==> 12-06 <==
## gift_shop_part1
module gift_shop_part1(
    input clk, 
    input rst,
    input [31:0] data_in,   
    input valid_in,         
    output ready,       
    output reg finished,
    output reg [63:0] result
);
Settings: LEC_CHECK=0, CAP_MARGIN=20, CORE_MARGIN=2, CORE_UTILIZATION=71, CTS_CLUSTER_SIZE=24, PLACE_DENSITY=0.6, SETUP_SLACK_MARGIN=1.38, SLEW_MARGIN=20; clock period 9.05 ns.
run.sh (not shown) runs the stock make flow with config.mk's settings and CLKGATE_MAP_FILE=.
==> 10-13 (differences from 12-06) <==
--- a/flow/config.mk
+++ b/flow/config.mk
@@ -7,8 +7,6 @@
 export LEC_CHECK = 0
 export CAP_MARGIN = 20
 export CORE_MARGIN = 2
-export CORE_UTILIZATION = 71
-export CTS_CLUSTER_SIZE = 24
+export CORE_UTILIZATION = 34
 export PLACE_DENSITY = 0.6
-export SETUP_SLACK_MARGIN = 1.38
 export SLEW_MARGIN = 20
==> flow/constraint.sdc (replaced) <==
create_clock -name core_clock -period 12.1 [get_ports {clk}]
set_input_delay 2.4200 -clock core_clock [delete_from_list [all_inputs] [get_ports {clk}]]
set_output_delay 2.4200 -clock core_clock [all_outputs]
set_load 0.01 [all_outputs]
==> 05-02 (differences from 12-06) <==
--- a/flow/config.mk
+++ b/flow/config.mk
@@ -7,8 +7,7 @@
 export LEC_CHECK = 0
 export CAP_MARGIN = 20
 export CORE_MARGIN = 2
-export CORE_UTILIZATION = 71
-export CTS_CLUSTER_SIZE = 24
+export CORE_UTILIZATION = 57
+export CTS_CLUSTER_SIZE = 35
 export PLACE_DENSITY = 0.6
-export SETUP_SLACK_MARGIN = 1.38
 export SLEW_MARGIN = 20
==> flow/constraint.sdc (replaced) <==
create_clock -name core_clock -period 7.86 [get_ports {clk}]
set_input_delay 1.5720 -clock core_clock [delete_from_list [all_inputs] [get_ports {clk}]]
set_output_delay 1.5720 -clock core_clock [all_outputs]
set_load 0.01 [all_outputs]
==> qor summary <==
|  | 10-13 | 05-02 | 12-06 |
|---|---|---|---|
| Slew at the pin closest to its max-slew limit | 1.10 ns | 1.19 ns | 1.13 ns |
| Power density of the placed cells | 127 nW/µm² | 244 nW/µm² | 198 nW/µm² |
| RD Place Congestion | 0.874 | 0.903 | 0.935 |
| Number of buffers outside the clock class in the layout | 245 | 1020 | 639 |
| Post-place setup slack | 2.22 ns | -1.20 ns | -0.338 ns |
| GR Util met1 | 0.212 | 0.377 | 0.439 |
| Clk power | 0.00763 W | 0.0126 W | 0.0104 W |
| Required @ worst endpoint | 12.71 ns | 8.48 ns | 9.68 ns |
| Critical path arrival | 10.56 ns | 9.21 ns | 9.16 ns |
| Outcome | finished clean | finished with violations | finished clean |
| Layout check failures | - | setup timing | - |
| Final design instance area without fill | 212000 µm² | 219000 µm² | 214000 µm² |
| Post-Route Hold Slack | 0.381 ns | 0.396 ns | 0.367 ns |
| Via count of the first global-routing pass | 129000 | 135000 | 137000 |

* * *

==> raven <==
==> flow/design.v <==
module gift_shop_part1(
    input clk, 
    input rst,
    input [31:0] data_in,   
    input valid_in,         
    output ready,       
    output reg finished,
    output reg [63:0] result
);
    localparam LENGTH = 34; 
    localparam HEX_LENGTH = 40;
    reg [1:0] word_cnt;
    reg [79:0] range_buffer;
    reg range_ready;
    wire [HEX_LENGTH-1:0] range_start_in;
    wire [HEX_LENGTH-1:0] range_end_in;
    assign range_start_in = range_buffer[79:40];
    assign range_end_in = range_buffer[39:0];
    assign ready = !rst;  
    reg stage1_valid;
    reg [HEX_LENGTH-1:0] stage1_range_start;
    reg [HEX_LENGTH-1:0] stage1_range_end;
    reg [31:0] stage1_start_len;
    reg [31:0] stage1_end_len;
    reg stage2_valid;
    reg [HEX_LENGTH-1:0] stage2_range_start;
    reg [HEX_LENGTH-1:0] stage2_range_end;
    reg [31:0] stage2_start_len;
    reg stage3_valid;
    reg [39:0] stage3_high_nibbles_start, stage3_high_nibbles_end;
    reg [39:0] stage3_low_nibbles_start,  stage3_low_nibbles_end;
    reg [31:0] stage3_half_len;
    reg stage4_valid;
    reg [31:0] stage4_half_len;
    reg [319:0] stage4_t_fstart, stage4_t_fend;
    reg [319:0] stage4_t_sstart, stage4_t_send;
    reg stage5_valid;
    reg [31:0] stage5_half_len;
    reg [159:0] stage5_L1_fstart, stage5_L1_fend;
    reg [159:0] stage5_L1_sstart, stage5_L1_send;
    reg stage6_valid;
    reg [31:0] stage6_half_len;
    reg [31:0] stage6_f_start, stage6_f_end;
    reg [31:0] stage6_s_start, stage6_s_end;
    reg stage7_valid;
    reg stage7_range_valid;
    reg [31:0] stage7_half_start;
    reg [31:0] stage7_half_end;
    reg [31:0] stage7_half_len;
    wire [31:0] stage2_half_len_wire;
    reg stage8_valid;
    reg stage8_range_valid;
    reg [31:0] stage8_mul_const;
    reg [31:0] stage8_sum_const;
    reg [31:0] stage8_addition;
    reg [31:0] stage8_half_len;
    wire [31:0] stage7_sub_const;
    reg stage10_valid, stage10_range_valid;
    reg [63:0] stage10_prod_mid;    
    reg [31:0] stage10_addition_q; 
    reg [31:0] stage10_half_len_q;
    reg stage9_valid, stage9_range_valid;
    reg [63:0] stage9_prod_partial;
    reg [31:0] stage9_addition_q;
    reg [31:0] stage9_half_len_q;
    reg [63:0] stage12_factor;
    reg  stage11_valid;
    reg stage11_range_valid;
    reg [63:0] stage11_immediate_sum;
    reg [31:0] stage11_half_len;
    reg stage12_valid, stage12_range_valid;
    reg [63:0] stage12_immediate_sum;
    reg stage13_valid, stage13_range_valid;
    reg [63:0] stage13_prod_partial;
    reg stage14_valid;
    reg stage14_range_valid;
    reg [63:0] stage14_result;
    reg [63:0] sum;
    reg [31:0] ranges_completed;
    function [31:0] length;
        input [HEX_LENGTH-1:0] number;
        begin
            if(number[39:36] != 0) length = 32'd10;
            else if(number[35:32] != 0) length = 32'd9;
            else if(number[31:28] != 0) length = 32'd8;
            else if(number[27:24] != 0) length = 32'd7;
            else if(number[23:20] != 0) length = 32'd6;
            else if(number[19:16] != 0) length = 32'd5;
            else if(number[15:12] != 0) length = 32'd4;
            else if(number[11:8] != 0) length = 32'd3;
            else if(number[7:4] != 0) length = 32'd2;
            else length = 32'd1;
        end
    endfunction
    function [319:0] extract_decimal_stage1; 
        input [39:0] bcd;
        input [31:0] num_digits;
        reg [31:0] t0, t1, t2, t3, t4, t5, t6, t7, t8, t9;
        begin
            t0 = (num_digits >= 1) ? bcd[3:0] : 32'd0;
            t1 = (num_digits >= 2) ? bcd[7:4] * 10 : 32'd0;
            t2 = (num_digits >= 3) ? bcd[11:8] * 100 : 32'd0;
            t3 = (num_digits >= 4) ? bcd[15:12] * 1000 : 32'd0;
            t4 = (num_digits >= 5) ? bcd[19:16] * 10000 : 32'd0;
            t5 = (num_digits >= 6) ? bcd[23:20] * 100000 : 32'd0;
            t6 = (num_digits >= 7) ? bcd[27:24] * 1000000 : 32'd0;
            t7 = (num_digits >= 8) ? bcd[31:28] * 10000000 : 32'd0;
            t8 = (num_digits >= 9) ? bcd[35:32] * 100000000 : 32'd0;
            t9 = (num_digits >= 10) ? bcd[39:36] * 1000000000 : 32'd0;
            extract_decimal_stage1 = {t9, t8, t7, t6, t5, t4, t3, t2, t1, t0};
        end
    endfunction
    function [159:0] extract_decimal_stage2; 
        input [319:0] stage1_output;  
        reg [31:0] t0, t1, t2, t3, t4, t5, t6, t7, t8, t9;
        reg [31:0] sum_L1_0, sum_L1_1, sum_L1_2, sum_L1_3, sum_L1_4;
        begin
            t0 = stage1_output[31:0];
            t1 = stage1_output[63:32];
            t2 = stage1_output[95:64];
            t3 = stage1_output[127:96];
            t4 = stage1_output[159:128];
            t5 = stage1_output[191:160];
            t6 = stage1_output[223:192];
            t7 = stage1_output[255:224];
            t8 = stage1_output[287:256];
            t9 = stage1_output[319:288];
            sum_L1_0 = t0 + t1;
            sum_L1_1 = t2 + t3;
            sum_L1_2 = t4 + t5;
            sum_L1_3 = t6 + t7;
            sum_L1_4 = t8 + t9;
            extract_decimal_stage2 = {sum_L1_4, sum_L1_3, sum_L1_2, sum_L1_1, sum_L1_0};
        end
    endfunction
    function [31:0] extract_decimal_stage3;
        input [159:0] stage2_output; 
        reg [31:0] sum_L1_0, sum_L1_1, sum_L1_2, sum_L1_3, sum_L1_4;
        reg [31:0] sum_L2_0, sum_L2_1, sum_L2_2;
        begin
            sum_L1_0 = stage2_output[31:0];
            sum_L1_1 = stage2_output[63:32];
            sum_L1_2 = stage2_output[95:64];
            sum_L1_3 = stage2_output[127:96];
            sum_L1_4 = stage2_output[159:128];
            sum_L2_0 = sum_L1_0 + sum_L1_1;
            sum_L2_1 = sum_L1_2 + sum_L1_3;
            sum_L2_2 = sum_L1_4;
            extract_decimal_stage3 = sum_L2_0 + sum_L2_1 + sum_L2_2;
        end
    endfunction
    function [63:0] power_ten;
        input [31:0] exp;
        begin
            case(exp)
                0: power_ten = 64'd1;
                1: power_ten = 64'd10;
                2: power_ten = 64'd100;
                3: power_ten = 64'd1000;
                4: power_ten = 64'd10000;
                5: power_ten = 64'd100000;
                default: power_ten = 64'd1;
            endcase
        end
    endfunction
    localparam CHUNK1 = 2'd0;
    localparam CHUNK2 = 2'd1;
    localparam CHUNK3 = 2'd2;
    always @(posedge clk) begin
        if (rst) begin
            word_cnt <= 0;
            range_ready <= 0;
        end else begin
            range_ready <= 0;
            if (valid_in && ready) begin
                case(word_cnt)
                    CHUNK1: begin
                        range_buffer[31:0] <= data_in;
                        word_cnt <= 2'd1;
                    end
                    CHUNK2: begin
                        range_buffer[63:32] <= data_in;
                        word_cnt <= 2'd2;
                    end
                    CHUNK3: begin
                        range_buffer[79:64] <= data_in[15:0];
                        range_ready <= 1;
                        word_cnt <= 2'd0;
                    end
                endcase
            end
        end
    end
    always @(posedge clk) begin
        if (rst) begin
            stage1_valid <= 0;
        end else begin
            if (range_ready) begin
                stage1_valid <= 1;
                stage1_range_start <= range_start_in;
                stage1_range_end <= range_end_in;
                stage1_start_len <= length(range_start_in);
                stage1_end_len <= length(range_end_in);
            end else begin
                stage1_valid <= 0;
            end
        end
    end
    always @(posedge clk) begin
        if (rst) begin
            stage2_valid <= 0;
        end else begin
            if (stage1_valid) begin
                if (stage1_start_len[0] == 1'b1 && stage1_end_len[0] == 1'b1 && 
                    stage1_start_len >= stage1_end_len) begin
                    stage2_range_start <= 40'h0000000002;
                    stage2_range_end <= 40'h0000000001;
                    stage2_start_len <= 32'd2;
                    stage2_valid <= 1;
                end else begin
                    if (stage1_start_len[0] == 1'b1) begin
                        stage2_range_start <= 40'h1 << (stage1_start_len << 2);
                        stage2_start_len <= stage1_start_len + 1;
                    end else begin
                        stage2_range_start <= stage1_range_start;
                        stage2_start_len <= stage1_start_len;
                    end
                    if (stage1_end_len[0] == 1'b1) begin 
                        stage2_range_end <= 40'h9999999999;
                    end else begin
                        stage2_range_end <= stage1_range_end;
                    end
                    stage2_valid <= 1;
                end
            end else begin
                stage2_valid <= 0;
            end
        end
    end
    assign stage2_half_len_wire = stage2_start_len >> 1;
    always @(posedge clk) begin
        if (rst) begin
            stage3_valid <= 0;
        end else begin
            stage3_valid <= stage2_valid;
            if (stage2_valid) begin
                stage3_half_len <= stage2_half_len_wire;
                stage3_high_nibbles_start <= stage2_range_start >> (stage2_half_len_wire << 2);
                stage3_high_nibbles_end <= stage2_range_end >> (stage2_half_len_wire << 2);
                stage3_low_nibbles_start <= stage2_range_start;
                stage3_low_nibbles_end <= stage2_range_end;
            end
        end
    end
    always @(posedge clk) begin
        if (rst) begin
            stage4_valid <= 0;
        end else begin
            stage4_valid <= stage3_valid;
            if (stage3_valid) begin
                stage4_half_len <= stage3_half_len;
                stage4_t_fstart <= extract_decimal_stage1(stage3_high_nibbles_start, stage3_half_len);
                stage4_t_fend <= extract_decimal_stage1(stage3_high_nibbles_end, stage3_half_len);
                stage4_t_sstart <= extract_decimal_stage1(stage3_low_nibbles_start, stage3_half_len);
                stage4_t_send <= extract_decimal_stage1(stage3_low_nibbles_end, stage3_half_len);
            end
        end
    end
    always @(posedge clk) begin
        if (rst) begin
            stage5_valid <= 0;
        end else begin
            stage5_valid <= stage4_valid;
            if (stage4_valid) begin
                stage5_half_len <= stage4_half_len;
                stage5_L1_fstart <= extract_decimal_stage2(stage4_t_fstart);
                stage5_L1_fend <= extract_decimal_stage2(stage4_t_fend);
                stage5_L1_sstart <= extract_decimal_stage2(stage4_t_sstart);
                stage5_L1_send <= extract_decimal_stage2(stage4_t_send);
            end
        end
    end
    always @(posedge clk) begin
        if (rst) begin
            stage6_valid <= 0;
        end else begin
            stage6_valid <= stage5_valid;
            if (stage5_valid) begin
                stage6_half_len <= stage5_half_len;
                stage6_f_start <= extract_decimal_stage3(stage5_L1_fstart);
                stage6_f_end <= extract_decimal_stage3(stage5_L1_fend);
                stage6_s_start <= extract_decimal_stage3(stage5_L1_sstart);
                stage6_s_end <= extract_decimal_stage3(stage5_L1_send);
            end
        end
    end
    always @(posedge clk) begin
        if (rst) begin
            stage7_valid <= 0;
            stage7_range_valid <= 0;
        end else begin
            stage7_valid <= stage6_valid;
            stage7_range_valid <= stage6_valid;
            if (stage6_valid) begin
                stage7_half_len <= stage6_half_len;
                stage7_half_start <= (stage6_s_start > stage6_f_start) ? (stage6_f_start + 1) : stage6_f_start;
                stage7_half_end <= (stage6_s_end < stage6_f_end) ? (stage6_f_end - 1) : stage6_f_end;
            end
        end
    end 
    assign stage7_sub_const = stage7_half_end - stage7_half_start;
    always @(posedge clk) begin
        if (rst) begin
            stage8_valid <= 0;
            stage8_range_valid <= 0;
        end else begin
            stage8_range_valid <= stage7_range_valid;
            if (stage7_valid && (stage7_half_end >= stage7_half_start)) begin
                stage8_sum_const <= stage7_half_start + stage7_half_end;
                stage8_half_len <= stage7_half_len;
                if (stage7_sub_const[0]) begin
                    stage8_addition <= 0;
                    stage8_mul_const <= (stage7_sub_const >> 1) + 1;
                end else begin
                    stage8_addition <= (stage7_half_start + stage7_half_end) >> 1;
                    stage8_mul_const <= stage7_sub_const >> 1;
                end
                stage8_valid <= 1;
            end else begin
                stage8_valid <= 0;
            end
        end
    end
    always @(posedge clk) begin
        if (rst) begin
            stage9_valid <= 0;
            stage9_range_valid <= 0;
        end else begin
            stage9_valid <= stage8_valid;
            stage9_range_valid <= stage8_range_valid;
            if (stage8_valid) begin
                stage9_prod_partial <= stage8_mul_const * stage8_sum_const;
                stage9_addition_q <= stage8_addition;
                stage9_half_len_q <= stage8_half_len;
            end
        end
    end
    always @(posedge clk) begin
        if (rst) begin
            stage10_valid <= 0;
            stage10_range_valid <= 0;
        end else begin
            stage10_valid <= stage9_valid;
            stage10_range_valid <= stage9_range_valid;
            if (stage9_valid) begin
                stage10_prod_mid <= stage9_prod_partial;
                stage10_addition_q <= stage9_addition_q;
                stage10_half_len_q <= stage9_half_len_q;
            end
        end
    end
    always @(posedge clk) begin
        if (rst) begin
            stage11_valid <= 0;
            stage11_range_valid <= 0;
        end else begin
            stage11_valid <= stage10_valid;
            stage11_range_valid <= stage10_range_valid;
            if (stage10_valid) begin
                stage11_immediate_sum <= stage10_prod_mid + stage10_addition_q;
                stage11_half_len <= stage10_half_len_q;
            end
        end
    end
    always @(posedge clk) begin
        if(rst) begin
            stage12_valid <= 0;
            stage12_range_valid <= 0;
        end else begin
            stage12_valid <= stage11_valid;
            stage12_range_valid <= stage11_range_valid;
            stage12_immediate_sum <= stage11_immediate_sum;
            stage12_factor <= power_ten(stage11_half_len) + 1;
        end
    end
    always @(posedge clk) begin
        if (rst) begin
            stage13_valid <= 0;
            stage13_range_valid <= 0;
        end else begin
            stage13_valid <= stage12_valid;
            stage13_range_valid <= stage12_range_valid;
            if (stage12_valid) begin
                stage13_prod_partial <= stage12_immediate_sum * stage12_factor;
            end
        end
    end
    always @(posedge clk) begin
        if (rst) begin
            stage14_valid <= 0;
            stage14_range_valid <= 0;
        end else begin
            stage14_valid <= stage13_valid;
            stage14_range_valid <= stage13_range_valid;
            if (stage13_valid) begin
                stage14_result <= stage13_prod_partial;
            end
        end
    end
    always @(posedge clk) begin
        if (rst) begin
            sum <= 0;
            finished <= 0;
            result <= 0;
            ranges_completed <= 0;
        end else begin
            if (stage14_valid) begin
                sum <= sum + stage14_result;
            end
            if (stage14_range_valid) begin
                ranges_completed <= ranges_completed + 1;
            end
            if (ranges_completed == LENGTH - 1 && stage14_range_valid && !finished) begin
                finished <= 1;
                result <= sum + (stage14_valid ? stage14_result : 64'd0);
            end
        end
    end
endmodule
==> flow/run.sh <==
#!/bin/bash
# the make line also repeats each setting of config.mk as NAME=value (left out here)
make -C /OpenROAD-flow-scripts/flow DESIGN_CONFIG=/design/flow/config.mk WORK_HOME=/design/flow/orfs CLKGATE_MAP_FILE= finish
==> flow/config.mk <==
export PLATFORM = sky130hd
export DESIGN_NAME = gift_shop_part1
export DESIGN_NICKNAME = gift_shop_part1
export VERILOG_FILES = /design/flow/design.v
export SDC_FILE = /design/flow/constraint.sdc
export NUM_CORES = 4
export LEC_CHECK = 0
export ABC_AREA = 1
export CAP_MARGIN = 10
export CELL_PAD_IN_SITES_DETAIL_PLACEMENT = 2
export CELL_PAD_IN_SITES_GLOBAL_PLACEMENT = 1
export CORE_ASPECT_RATIO = 0.67
export CORE_MARGIN = 2
export CORE_UTILIZATION = 18
export CTS_CLUSTER_SIZE = 75
export GPL_TIMING_DRIVEN = 0
export HOLD_SLACK_MARGIN = -0.05
export MIN_ROUTING_LAYER = met2
export PLACE_DENSITY_LB_ADDON = 0.19
export SETUP_SLACK_MARGIN = 1.47
export SLEW_MARGIN = 40
export TNS_END_PERCENT = 30
==> flow/constraint.sdc <==
create_clock -name core_clock -period 5.92 [get_ports {clk}]
set_input_delay 1.1840 -clock core_clock [delete_from_list [all_inputs] [get_ports {clk}]]
set_output_delay 1.1840 -clock core_clock [all_outputs]
set_load 0.01 [all_outputs]
==> inputs of lagoon, as changes to raven <==
Settings changed: ABC_AREA 1 to unset, CAP_MARGIN 10 to 5, CELL_PAD_IN_SITES_DETAIL_PLACEMENT 2 to unset, CELL_PAD_IN_SITES_GLOBAL_PLACEMENT 1 to unset, CORE_ASPECT_RATIO 0.67 to unset, CORE_UTILIZATION 18 to 72, CTS_CLUSTER_SIZE 75 to 24, GPL_TIMING_DRIVEN 0 to unset, HOLD_SLACK_MARGIN -0.05 to 0.28, MIN_ROUTING_LAYER met2 to unset, PLACE_DENSITY set to 0.6, PLACE_DENSITY_LB_ADDON 0.19 to unset, SETUP_SLACK_MARGIN 1.47 to 1.38, SLEW_MARGIN 40 to 20, TNS_END_PERCENT 30 to unset.
==> flow/constraint.sdc (replaced) <==
create_clock -name core_clock -period 9.05 [get_ports {clk}]
set_input_delay 1.8100 -clock core_clock [delete_from_list [all_inputs] [get_ports {clk}]]
set_output_delay 1.8100 -clock core_clock [all_outputs]
set_load 0.01 [all_outputs]
==> inputs of onyx, as changes to raven <==
Settings changed: ABC_AREA 1 to unset, CAP_MARGIN 10 to 5, CELL_PAD_IN_SITES_DETAIL_PLACEMENT 2 to unset, CELL_PAD_IN_SITES_GLOBAL_PLACEMENT 1 to unset, CORE_ASPECT_RATIO 0.67 to unset, CORE_UTILIZATION 18 to 72, CTS_CLUSTER_DIAMETER set to 135, CTS_CLUSTER_SIZE 75 to 25, GPL_TIMING_DRIVEN 0 to unset, HOLD_SLACK_MARGIN -0.05 to unset, MIN_ROUTING_LAYER met2 to unset, PLACE_DENSITY_LB_ADDON 0.19 to unset, SETUP_SLACK_MARGIN 1.47 to 1.17, SLEW_MARGIN 40 to 30, TNS_END_PERCENT 30 to unset.
==> flow/constraint.sdc (replaced) <==
create_clock -name core_clock -period 7.95 [get_ports {clk}]
set_input_delay 1.5900 -clock core_clock [delete_from_list [all_inputs] [get_ports {clk}]]
set_output_delay 1.5900 -clock core_clock [all_outputs]
set_load 0.01 [all_outputs]
==> summary of the runs <==
- raven ran to the end with violations: setup timing. onyx completed, yet does not pass: setup timing. lagoon finished with timing, DRC and antenna clean.
- The highest worst hold slack belongs to lagoon, the lowest to raven.
- Between raven and onyx, the lower maximum frequency is in onyx (gap 4.1%, measured against onyx).
- In flip-flop count, onyx and lagoon do not differ.
- The highest non-clock buffer count belongs to raven, the lowest to lagoon.
- Between raven and lagoon, the lower sequential power is in lagoon (gap about 50%, measured against lagoon).
- First-iteration DRC count: lagoon < onyx < raven.
- Sequential share of layout area: onyx is higher than raven (4.9 points).
- Combinational power: raven > onyx > lagoon.
- Synthesized cell count is the same in onyx and lagoon.
==> figures <==
metric	raven	lagoon	onyx
Cell Type Count	69	98	98
Worst r2r path cells	30	36	35
Status	finished with violations	no timing/DRC/antenna violations	finished with violations
Violated checks	setup timing	-	setup timing
Startpoint of the worst hold path	stage10_half_len_q[0]	stage9_addition_q[16]	stage5_half_len[2]
X dimension of the die	1290 um	524 um	524 um
Clock transition time at the flip-flop clock pins of the worst setup and hold paths	0.06 ns	0.06 ns	0.11 ns
Standard cell with the maximum stage delay on the critical path	sky130_fd_sc_hd__fa_2	sky130_fd_sc_hd__fa_1	sky130_fd_sc_hd__fa_1
Most Used Layer, Global Route	met3	met2	met2
Total area of multi-input combinational cells	121,000 um^2	118,000 um^2	119,000 um^2
Cell count along the critical path	30	36	35
Die height	864 um	524 um	524 um
Core Util, Final	22.8%	79.7%	79.3%
Count of non-CTS inverters in the layout	4,802	2,575	2,575
Minimum hold slack	0.335 ns	0.387 ns	0.348 ns
GR Layer Usage met2	24.9%	57.9%	59.2%
Maximum number of pins on one net before global-route repair	59	165	165
Final GP Congestion	0.997	0.950	0.938
Clock buffers	362	293	171
Final Cell Area	252,000 um^2	214,000 um^2	213,000 um^2
Power is estimated from default activity; no workload was simulated.
